==> flow/design.v (excerpt) <==
module iir_variable_filter
#(
    parameter DATA_IN_WIDTH  = 16,
    parameter DATA_OUT_WIDTH = 32,
    parameter TAP_WIDTH      = 16,
    parameter FF_TAP_COUNT   = 4,
    parameter FB_TAP_COUNT   = 3,
    parameter NUM_LP_FILTERS = 20
)
(
    input  wire                               clk,
    input  wire                               reset_n,
    input  wire        [8:0]                  filter_index,
    input  wire signed [DATA_IN_WIDTH-1:0]    data_in,
    output wire signed [DATA_OUT_WIDTH-1:0]   data_out
);
    wire [FF_TAP_COUNT*TAP_WIDTH-1:0] B_flat;
    wire [FB_TAP_COUNT*TAP_WIDTH-1:0] A_flat;
    coeff_selector #(
        .TAP_WIDTH(TAP_WIDTH),
        .FF_TAP_COUNT(FF_TAP_COUNT),
        .FB_TAP_COUNT(FB_TAP_COUNT),
        .NUM_LP_FILTERS(NUM_LP_FILTERS)
    ) coeff_sel (
        .filter_index(filter_index),
        .B_flat(B_flat),
        .A_flat(A_flat)
    );
    iir_filter #(
        .DATA_IN_WIDTH(DATA_IN_WIDTH),
  ...
Size in the first run: roughly 120 flip-flops, about 0.075 mm^2 of cells after synthesis.
Settings: LEC_CHECK=0, CAP_MARGIN=0, CORE_ASPECT_RATIO=0.5, CORE_MARGIN=4, CORE_UTILIZATION=63, CTS_CLUSTER_DIAMETER=393, CTS_CLUSTER_SIZE=98, GPL_ROUTABILITY_DRIVEN=0, SLEW_MARGIN=20, TNS_END_PERCENT=5; clock period 15.0 ns.
run.sh (not shown) runs the stock make flow with config.mk's settings and CLKGATE_MAP_FILE=.
Change:
Settings changed: ABC_AREA set to 1, CAP_MARGIN 0 to 20, CORE_ASPECT_RATIO 0.5 to not set, CORE_MARGIN 4 to 2, CORE_UTILIZATION 63 to 40, CTS_CLUSTER_DIAMETER 393 to not set, CTS_CLUSTER_SIZE 98 to not set, GPL_ROUTABILITY_DRIVEN 0 to not set, SETUP_SLACK_MARGIN set to 3.52, SLEW_MARGIN 20 to 10, TNS_END_PERCENT 5 to not set.
Effect: Routed wire length goes up by 18%. Fmax goes up by 12%. Setup slack is better by 1.5 ns. Worst hold slack is worse by 0.057 ns. Cell count goes up by 15%.
Change:
Settings changed: ABC_AREA 1 to not set, CORE_ASPECT_RATIO set to 0.5, CORE_MARGIN 2 to 4, CORE_UTILIZATION 40 to 63, CTS_CLUSTER_DIAMETER set to 393, CTS_CLUSTER_SIZE set to 98, GPL_ROUTABILITY_DRIVEN set to 0, SETUP_SLACK_MARGIN 3.52 to not set, SLEW_MARGIN 10 to 20, TNS_END_PERCENT set to 5.
After rerunning: The changed run ran to the end with no violations. Final area fell by 1.4%. Count of clock-buffer cells in the layout drops by 1. Utilization grows by 25 points. Via count is lower by 3.9%. First-iteration DRC count rises by 21%. Area after synthesis went up by 0.63%. Final cell count drops by 13%. Die area decreases by 34%. Sequential share of layout area barely changes.

## run 1
iir_variable_filter again, from the RTL that the note above started with.
// iir_variable_filter
module iir_variable_filter
#(
    parameter DATA_IN_WIDTH  = 16,
    parameter DATA_OUT_WIDTH = 32,
    parameter TAP_WIDTH      = 16,
    parameter FF_TAP_COUNT   = 4,
    parameter FB_TAP_COUNT   = 3,
    parameter NUM_LP_FILTERS = 20
)
(
    input  wire                               clk,
    input  wire                               reset_n,
    input  wire        [8:0]                  filter_index,
    input  wire signed [DATA_IN_WIDTH-1:0]    data_in,
    output wire signed [DATA_OUT_WIDTH-1:0]   data_out
);
    wire [FF_TAP_COUNT*TAP_WIDTH-1:0] B_flat;
    wire [FB_TAP_COUNT*TAP_WIDTH-1:0] A_flat;
    coeff_selector #(
        .TAP_WIDTH(TAP_WIDTH),
        .FF_TAP_COUNT(FF_TAP_COUNT),
        .FB_TAP_COUNT(FB_TAP_COUNT),
        .NUM_LP_FILTERS(NUM_LP_FILTERS)
    ) coeff_sel (
        .filter_index(filter_index),
        .B_flat(B_flat),
        .A_flat(A_flat)
    );
    iir_filter #(
        .DATA_IN_WIDTH(DATA_IN_WIDTH),
        .DATA_OUT_WIDTH(DATA_OUT_WIDTH),
        .TAP_WIDTH(TAP_WIDTH),
        .FF_TAP_COUNT(FF_TAP_COUNT),
        .FB_TAP_COUNT(FB_TAP_COUNT)
    ) IIR (
        .clk(clk),
        .reset_n(reset_n),
        .data_in(data_in),
        .data_out(data_out),
        .B_flat(B_flat),
        .A_flat(A_flat)
    );
endmodule
Settings: LEC_CHECK=0, CAP_MARGIN=30, CORE_ASPECT_RATIO=0.55, CORE_MARGIN=6, CORE_UTILIZATION=49, CTS_CLUSTER_DIAMETER=137, GPL_ROUTABILITY_DRIVEN=1, GPL_TIMING_DRIVEN=1, HOLD_SLACK_MARGIN=-0.07, MAX_ROUTING_LAYER=met4, MIN_ROUTING_LAYER=met1, PLACE_DENSITY_LB_ADDON=0.0, SETUP_SLACK_MARGIN=-1.39, SLEW_MARGIN=25, TNS_END_PERCENT=80; clock period 22.1 ns.
Run 1 ran to completion and came out clean on the timing, design-rule and antenna checks.
For run 2, these inputs were changed with respect to run 1:
# run 1
export LEC_CHECK = 0
export CAP_MARGIN = 30
export CORE_ASPECT_RATIO = 0.55
export CORE_MARGIN = 6
export CORE_UTILIZATION = 49
export CTS_CLUSTER_DIAMETER = 137
export GPL_ROUTABILITY_DRIVEN = 1
export GPL_TIMING_DRIVEN = 1
export HOLD_SLACK_MARGIN = -0.07
export MAX_ROUTING_LAYER = met4
export MIN_ROUTING_LAYER = met1
export PLACE_DENSITY_LB_ADDON = 0.0
export SETUP_SLACK_MARGIN = -1.39
export SLEW_MARGIN = 25
export TNS_END_PERCENT = 80
create_clock -name core_clock -period 22.1 [get_ports {clk}]
# run 2
export LEC_CHECK = 0
export CAP_MARGIN = 20
export CORE_MARGIN = 2
export CORE_UTILIZATION = 65
export SLEW_MARGIN = 20
create_clock -name core_clock -period 16.0 [get_ports {clk}]
==> results <==
Run 2 | status: complete | timing, DRC, antenna: pass
Run 2 against run 1: sequential portion of the cell area stayed essentially flat, number of nets in the layout rose by 53.
Global-route wire length before repair of run 2 falls short of that of run 1 by more than 10%.
--- input diff run 2..run 3 ---
# run 2
export LEC_CHECK = 0
export CAP_MARGIN = 20
export CORE_MARGIN = 2
export CORE_UTILIZATION = 65
export SLEW_MARGIN = 20
create_clock -name core_clock -period 16.0 [get_ports {clk}]
# run 3
export LEC_CHECK = 0
export CAP_MARGIN = 20
export CORE_MARGIN = 2
export CORE_UTILIZATION = 40
export SLEW_MARGIN = 20
create_clock -name core_clock -period 15.0 [get_ports {clk}]
[summary]
- [compare] base=run 2 new=run 3: final layout net count rose about 2.7%; total number of cells along the worst setup path decreased 1.
### run 3 -> run 4
# run 3
export LEC_CHECK = 0
export CAP_MARGIN = 20
export CORE_MARGIN = 2
export CORE_UTILIZATION = 40
export SLEW_MARGIN = 20
create_clock -name core_clock -period 15.0 [get_ports {clk}]
# run 4
export LEC_CHECK = 0
export CAP_MARGIN = 20
export CORE_MARGIN = 2
export CORE_UTILIZATION = 64
export SLEW_MARGIN = 20
create_clock -name core_clock -period 4.77 [get_ports {clk}]
### Flow results
| run 4 | all stages done | FAIL | setup timing |. Run 4 has via count above what run 3 had. On multi-input combinational cell count, run 4 and run 3 are neck and neck. The total number of tap cells reported for run 4 is smaller than that of run 3 by 39%. In the tables for run 4 and run 3, count of fill cells added during filler insertion reads lower with run 4. Relative to run 3, register-to-register slack has gone down in run 4. Compared with run 3, in run 4 die extent in x -21%; post-synthesis to final-layout area growth +6.8 points; HPWL after detailed placement +about 2%. Cell area delta (run 4 − run 3): unfavourable. Going from run 3 to run 4, the part of the cycle the worst path needs was found to have gone up by 150 points.
diff inputs: run 4 => run 5
# run 4
export LEC_CHECK = 0
export CAP_MARGIN = 20
export CORE_MARGIN = 2
export CORE_UTILIZATION = 64
export SLEW_MARGIN = 20
create_clock -name core_clock -period 4.77 [get_ports {clk}]
# run 5
export LEC_CHECK = 0
export CAP_MARGIN = 10
export CORE_MARGIN = 2
export CORE_UTILIZATION = 72
export SLEW_MARGIN = 20
create_clock -name core_clock -period 13.0 [get_ports {clk}]
## What came out
- Every stage of run 5 finished as expected; the final checks, on the other hand, flagged setup timing, which means the layout fails.
- Run 5 against run 4: via count of the routed design higher; wire length of the first global-routing pass roughly the same; placed instance count lower.
- Run 4 → run 5: final instance area went down about 4.6%.

iir_variable_filter again, from the RTL that the note above started with.
make LEC_CHECK=0 CAP_MARGIN=20 CORE_MARGIN=2 CORE_UTILIZATION=40 CTS_CLUSTER_DIAMETER=395 CTS_CLUSTER_SIZE=100 SLEW_MARGIN=20 TNS_END_PERCENT=70 finish   # period 15.0 ns
Edit:
--- a/flow/config.mk
+++ b/flow/config.mk
@@ -10,3 +10 @@
-export CORE_UTILIZATION = 40
-export CTS_CLUSTER_DIAMETER = 395
-export CTS_CLUSTER_SIZE = 100
+export CORE_UTILIZATION = 68
@@ -14 +11,0 @@
-export TNS_END_PERCENT = 70
==> flow/constraint.sdc (replaced) <==
create_clock -name core_clock -period 6.81 [get_ports {clk}]
set_input_delay 1.3620 -clock core_clock [delete_from_list [all_inputs] [get_ports {clk}]]
set_output_delay 1.3620 -clock core_clock [all_outputs]
set_load 0.01 [all_outputs]
Outcome:
- Now the flow completed and failed the layout checks on negative setup slack
- global-route usage came out higher by 20 points
- flip-flop count is unchanged
- synthesized area is unchanged
- first-iteration DRC count came out higher by well over a third
- clock-buffer cell count came out lower by 2
Edit:
--- a/flow/config.mk
+++ b/flow/config.mk
@@ -10 +10 @@
-export CORE_UTILIZATION = 68
+export CORE_UTILIZATION = 60
==> flow/constraint.sdc (replaced) <==
create_clock -name core_clock -period 14.7 [get_ports {clk}]
set_input_delay 2.9400 -clock core_clock [delete_from_list [all_inputs] [get_ports {clk}]]
set_output_delay 2.9400 -clock core_clock [all_outputs]
set_load 0.01 [all_outputs]
Effect:
- The new run ran to the end with no violations
- routed wire length shrinks by 4.1%
- via count went down by 6.5%
- worst setup slack gains 5.6 ns
- synthesized cell count stays the same
- design area is lower by 5.8%
- area after synthesis stays the same
Edit:
--- a/flow/config.mk
+++ b/flow/config.mk
@@ -10 +10,2 @@
-export CORE_UTILIZATION = 60
+export CORE_UTILIZATION = 72
+export SETUP_SLACK_MARGIN = -0.9
==> flow/constraint.sdc (replaced) <==
create_clock -name core_clock -period 9.66 [get_ports {clk}]
set_input_delay 1.9320 -clock core_clock [delete_from_list [all_inputs] [get_ports {clk}]]
set_output_delay 1.9320 -clock core_clock [all_outputs]
set_load 0.01 [all_outputs]
After rerunning: This time the run finished but failed the layout checks on negative setup slack. Worst setup slack loses 3.5 ns. Die area came out lower by about a fifth. Cell count hardly moves. Sequential cell count stays the same. Register-to-register slack loses 4.7 ns.
Edit:
--- a/flow/config.mk
+++ b/flow/config.mk
@@ -8 +8,3 @@
-export CAP_MARGIN = 20
+export ABC_AREA = 1
+export CAP_MARGIN = 5
+export CORE_ASPECT_RATIO = 0.67
@@ -11 +13,3 @@
-export SETUP_SLACK_MARGIN = -0.9
+export CTS_CLUSTER_DIAMETER = 227
+export HOLD_SLACK_MARGIN = -0.09
+export SETUP_SLACK_MARGIN = 1.17
Effect:
- The new run produced a layout that fails on negative setup slack
- die size decreases by 0.57%
- wire length grows by 17%
- hold slack got worse by 0.22 ns
- core utilization goes up by 1.5 points
- non-clock buffer count rises by 122
- global-route usage climbs by 7.8 points
- cell count climbs by 7.8%
- via count climbs by 11%

iir_variable_filter again, from the RTL that the note above started with.
clock: 8.18 ns
lec_check: 0
abc_area: 1
cap_margin: 15
core_margin: 2
core_utilization: 72
cts_cluster_diameter: 394
setup_slack_margin: 2.35
slew_margin: 20
tns_end_percent: 15
The first run completed and failed the layout checks on setup timing.
Then changed:
- ABC_AREA: 1 -> default
- CAP_MARGIN: 15 -> 20
- CORE_UTILIZATION: 72 -> 9
- CTS_CLUSTER_DIAMETER: 394 -> default
- SETUP_SLACK_MARGIN: 2.35 -> default
- TNS_END_PERCENT: 15 -> default
- clock period: 8.18 -> 16.0 ns (I/O delays scaled with it)
Outcome: The changed run completed with no timing, DRC or antenna violations; routed wire length decreases by about a fifth; final area is higher by a few percent; setup slack gets better by 4400 ps; count of clock-buffer cells in the layout goes up by 2; critical path depth went down by 4.
Then changed:
- CORE_UTILIZATION: 9 -> 66
- SETUP_SLACK_MARGIN: default -> 2.33
- clock period: 16.0 -> 12.9 ns (I/O delays scaled with it)
The new run reached the layout checks and failed them: setup timing.
Worst hold slack is worse by 5.2 ps.
Area after synthesis stays the same.
Worst setup slack got worse by 770 ps.
Clock skew rises by 6.6 ps.
Global-route usage climbs by 39 points.
Routed wire length shrinks slightly.
Then changed:
- ABC_AREA: default -> 1
- CORE_UTILIZATION: 66 -> 72
- CTS_CLUSTER_DIAMETER: default -> 396
- SETUP_SLACK_MARGIN: 2.33 -> default
- clock period: 12.9 -> 6.81 ns (I/O delays scaled with it)
Effect: The changed run finished with setup timing left. Worst hold slack degrades by 6.1 ps. Clock-buffer cell count grows by 2. Clock skew is about the same. Non-clock buffer count grows by 398. Via count grows by 19%. Die area shrinks by 8.8%. Cell area grows by 2.7%.

iir_variable_filter again, from the RTL that the note above started with.
export LEC_CHECK = 0
export ABC_AREA = 1
export CAP_MARGIN = 20
export CORE_MARGIN = 2
export CORE_UTILIZATION = 67
export CTS_CLUSTER_DIAMETER = 393
export CTS_CLUSTER_SIZE = 95
export SETUP_SLACK_MARGIN = 1.03
export SLEW_MARGIN = 20
export TNS_END_PERCENT = 20
create_clock -name core_clock -period 3.54 [get_ports {clk}]
The starting point finished but failed the layout checks on negative setup slack.
Change:
ABC_AREA = unset   (was 1)
CORE_UTILIZATION = 40   (was 67)
CTS_CLUSTER_DIAMETER = unset   (was 393)
CTS_CLUSTER_SIZE = unset   (was 95)
SETUP_SLACK_MARGIN = unset   (was 1.03)
TNS_END_PERCENT = unset   (was 20)
clock period = 14.7 ns   (was 3.54 ns; I/O delays follow)
=>
- The changed run completed without violations
- worst setup slack is better by 7.7 ns
- hold slack is better by 0.25 ns
- global-route usage is lower by 27 points
- utilization is lower by 35 points
Change:
CORE_UTILIZATION = 71   (was 40)
HOLD_SLACK_MARGIN = -0.09   (was unset)
clock period = 12.5 ns   (was 14.7 ns; I/O delays follow)
=> The new run finished but fails on negative setup slack; hold slack gains 0.10 ns; count of clock-buffer cells in the layout decreases by 3; utilization increases by 36 points; non-clock buffer count increases by 140.

JK:
Starting RTL as in the previous note.
==> flow/design.v (excerpt) <==
module iir_variable_filter
#(
    parameter DATA_IN_WIDTH  = 16,
    parameter DATA_OUT_WIDTH = 32,
    parameter TAP_WIDTH      = 16,
    parameter FF_TAP_COUNT   = 4,
    parameter FB_TAP_COUNT   = 3,
    parameter NUM_LP_FILTERS = 20
)
(
    input  wire                               clk,
    input  wire                               reset_n,
    input  wire        [8:0]                  filter_index,
    input  wire signed [DATA_IN_WIDTH-1:0]    data_in,
    output wire signed [DATA_OUT_WIDTH-1:0]   data_out
);
make LEC_CHECK=0 ABC_AREA=1 CAP_MARGIN=20 CORE_MARGIN=2 CORE_UTILIZATION=70 CTS_CLUSTER_DIAMETER=227 HOLD_SLACK_MARGIN=-0.09 SLEW_MARGIN=20 finish   # period 9.66 ns
JK finished all stages; however, its layout fails the closing checks, the failures being setup timing.
--- input diff JK..MS ---
# JK
export LEC_CHECK = 0
export ABC_AREA = 1
export CAP_MARGIN = 20
export CORE_MARGIN = 2
export CORE_UTILIZATION = 70
export CTS_CLUSTER_DIAMETER = 227
export HOLD_SLACK_MARGIN = -0.09
export SLEW_MARGIN = 20
create_clock -name core_clock -period 9.66 [get_ports {clk}]
# MS
export LEC_CHECK = 0
export CAP_MARGIN = 20
export CORE_MARGIN = 2
export CORE_UTILIZATION = 51
export SLEW_MARGIN = 20
create_clock -name core_clock -period 4.77 [get_ports {clk}]
Notes after the runs:
- Layout checks on MS: not met. Flow itself completed; violations: setup timing.
- As of MS, global-route wire length before repair had fallen by more than 10% compared to JK.
- MS vs. JK: period utilization went up by 120 points.
- JK → MS: sum of routed wire length over all layers went down, starting utilization of the core area went down, synthesized cell count went down.
- Against JK, number of standard cells reported by yosys in MS fell by a few percent.
Input changes introduced in AL (baseline for comparison: MS):
# MS
export LEC_CHECK = 0
export CAP_MARGIN = 20
export CORE_MARGIN = 2
export CORE_UTILIZATION = 51
export SLEW_MARGIN = 20
create_clock -name core_clock -period 4.77 [get_ports {clk}]
# AL
export LEC_CHECK = 0
export CAP_MARGIN = 20
export CORE_MARGIN = 2
export CORE_UTILIZATION = 40
export SLEW_MARGIN = 20
create_clock -name core_clock -period 24.5 [get_ports {clk}]
==> comparison <==
AL: flow completed, timing, DRC and antenna clean
Looking only at area added between synthesis and finish, and setting everything else aside, the higher value of MS and AL goes to MS.
On final worst slack, AL does better than MS.
Looking at count of cells resized by post-cts repair across MS and AL, the one that comes out higher is MS.
Diff MS -> AL: instance area at placement went down by 9.2%, area occupied by multi-input gates went down 2.0%, portion of the layout cell area used by clock cells comparable.
Diff MS -> AL: combinational gate count essentially unchanged; sequential share of layout area +0.43 points.
Changes observed in AL relative to MS: floorplan die height climbed about 13%.
